job 6916:
Design cordic_stage, start of the top module:
module cordic_stage (clk, reset, X_i, Y_i, Z_i, X_O, Y_O, Z_O);
  input clk;
  input reset;
  input  signed [15:0] X_i;
  input  signed [15:0] Y_i;
  input  signed [15:0] Z_i;
  output signed [15:0] X_O;
  output signed [15:0] Y_O;
  output signed [15:0] Z_O;
wire signed [15:0] as_O_asx_w_st1, as_O_asy_w_st1, as_O_asz_w_st1; 
wire signed [15:0] X_w_st1_st2, Y_w_st1_st2, Z_w_st1_st2;
wire signed [15:0] mux_z_st1_out;
wire dff_st1_out, xor_st1;
xor xor_gate(xor_st1, Z_i[15], Z_i[14]);
mux_2to1 mux_st1(.in0(Z_i), .in1({{2{Z_i[14]}}, {Z_i[13:0]}}), .sel(xor_st1), .out(mux_z_st1_out));
dff dff_st1(.in(xor_st1), .out(dff_st1_out), .clk(clk), .reset(reset));
add_sub asx_st1(.as_in1(X_i), .as_in2(Y_i), .as_control(~(mux_z_st1_out[15])), .as_out(as_O_asx_w_st1));
reg16b  reg16bxout_st1(.reg_in(as_O_asx_w_st1), .reg_out(X_w_st1_st2), .clk(clk), .reset(reset));
add_sub asy_st1(.as_in1(Y_i), .as_in2(X_i), .as_control(mux_z_st1_out[15]), .as_out(as_O_asy_w_st1));
reg16b  reg16byout_st1(.reg_in(as_O_asy_w_st1), .reg_out(Y_w_st1_st2), .clk(clk), .reset(reset));
add_sub asz_st1(.as_in1(mux_z_st1_out), .as_in2(16'h2000), .as_control(~(mux_z_st1_out[15])), .as_out(as_O_asz_w_st1));
reg16b  reg16bzout_st1(.reg_in(as_O_asz_w_st1), .reg_out(Z_w_st1_st2), .clk(clk), .reset(reset));
wire signed [15:0] as_O_asx_w_st2, as_O_asy_w_st2, as_O_asz_w_st2, X_w_st2_st3, Y_w_st2_st3, Z_w_st2_st3;
wire dff_st2_out;
dff dff_st2(.in(dff_st1_out), .out(dff_st2_out), .clk(clk), .reset(reset));
  ...
clock: 1.07 ns
lec_check: 0
abc_area: 1
cap_margin: 20
core_margin: 2
core_utilization: 72
cts_cluster_diameter: 392
cts_cluster_size: 95
setup_slack_margin: 0.28
slew_margin: 20
tns_end_percent: 5
run.sh (not shown) runs the stock make flow with config.mk's settings and CLKGATE_MAP_FILE=.
Job 6916 did not make it past clock tree synthesis, where a tool error ended it.
Changes in job 4259 relative to job 6916:
Settings: a deleted TNS_END_PERCENT that had been 5; a deleted CTS_CLUSTER_DIAMETER that had been 392; a change of CORE_UTILIZATION from 72 to 68; a deleted SETUP_SLACK_MARGIN that had been 0.28; a deleted ABC_AREA that had been 1; a deleted CTS_CLUSTER_SIZE that had been 95; a change of the clock period (ns, I/O delays scaled along) from 1.07 to 2.86.
==> results <==
- Tool error GRT-0232 stopped job 4259 during global routing; no final results.
- Looking at adder and majority cell fraction of the synthesized area, job 4259 sits above job 6916.
- On job 4259: synthesized area per cell is about 23% higher than what job 6916 gave.
- As far as async set-or-reset flop fraction in the synthesized netlist goes, job 4259 and job 6916 are indistinguishable; the numbers are identical.
- Job 4259 vs job 6916: chip area line of the yosys report down by a few percent
- On area of the core region: job 4259 sits above job 6916.
- Between job 6916 and job 4259, global placer's final weighted congestion decreased.
- Diff job 6916 -> job 4259: register share after synthesis saw an increase; instance area at placement saw a decrease; die size rose by 0.0017 mm².
- Max synthesized cell count across job 4259 and job 6916: job 6916
diff inputs: job 4259 => job 1167
Settings: CTS_CLUSTER_DIAMETER: unset -> 139; CORE_UTILIZATION: 68 -> 72; the clock period (ns, I/O delays scaled along): 2.86 -> 2.73.
==> results <==
In the summary table, job 1167 is marked failed, with error DPL-0033 raised in clock tree synthesis.
Job 4259 -> job 1167: number of enable flip-flop cells delta 0, exact match
Diff job 4259 -> job 1167: and-or/or-and share of the synthesized area ~0 delta, adder and majority gate portion of the synthesized area flat, placed wire-length estimate increased about 8%, die area down about 5.5%, placer congestion estimate held.
Summary of job 1167 over job 4259: effective utilization at floorplan increased 4.1 points; synthesized area per cell essentially unchanged.
Edits applied to the flow inputs when going from job 1167 to job 3002:
Settings: putting MIN_ROUTING_LAYER at met2 where nothing was set; swapping 72 for 66 in CORE_UTILIZATION; clearing CTS_CLUSTER_DIAMETER, which used to be 139; swapping 2.73 for 2.39 in the clock period (ns, I/O delays scaled along).
Notes after the runs:
In the metrics for job 3002 and job 1167, the one carrying the lower height of the die is job 1167. Job 1167 → job 3002: synthesized area per cell neither gained nor lost much, synthesized cell count has remained practically unchanged, floorplan net count held steady, die area saw an increase. Job 3002 did not finish: a tool error stopped it during global routing.
Relative to job 3002, the following input files were edited for job 6855:
Settings: MIN_ROUTING_LAYER removed (was met2); CORE_UTILIZATION changed from 66 to 70; CTS_CLUSTER_SIZE newly set to 32; the clock period (ns, I/O delays scaled along) changed from 2.39 to 3.17.
Notes after the runs:
Job 6855 against job 3002: starting density of the core went up by 3.9 points; setup slack at placement climbed 0.60 ns.
The higher number of buffers inserted during clock tree synthesis of job 6855 and job 3002 is in job 3002.
[flow] job 6855 | stages: complete | final checks: fail | reason: negative setup slack
Inputs modified between job 6855 and job 6186:
Settings: setting CTS_CLUSTER_DIAMETER to 52 for the first time; setting SETUP_SLACK_MARGIN to 0.93 for the first time; removing CTS_CLUSTER_SIZE (formerly 32).
[summary]
The flow for job 6186 finished, though final verification flagged negative setup slack. Relative to job 6855, number of buffers added for setup after CTS increased by 141 in job 6186. Job 6186 vs job 6855 — data required time at the worst endpoint rose 1.25 ns. Of job 6186 and job 6855, job 6186 shows the lower final worst slack, with job 6855 above it. Looking at clock-buffer cell count, job 6186 sits above job 6855. Comparing job 6186 and job 6855, the lower non-filler instance count after layout was measured on job 6855. Job 6186 vs. job 6855: maximum cell stage delay along the critical path lost 0.14 ns, first-pass GRT wire length now sits higher, relative area change from synthesis to final layout rose by 9.5 points, critical path depth picked up an extra 6.
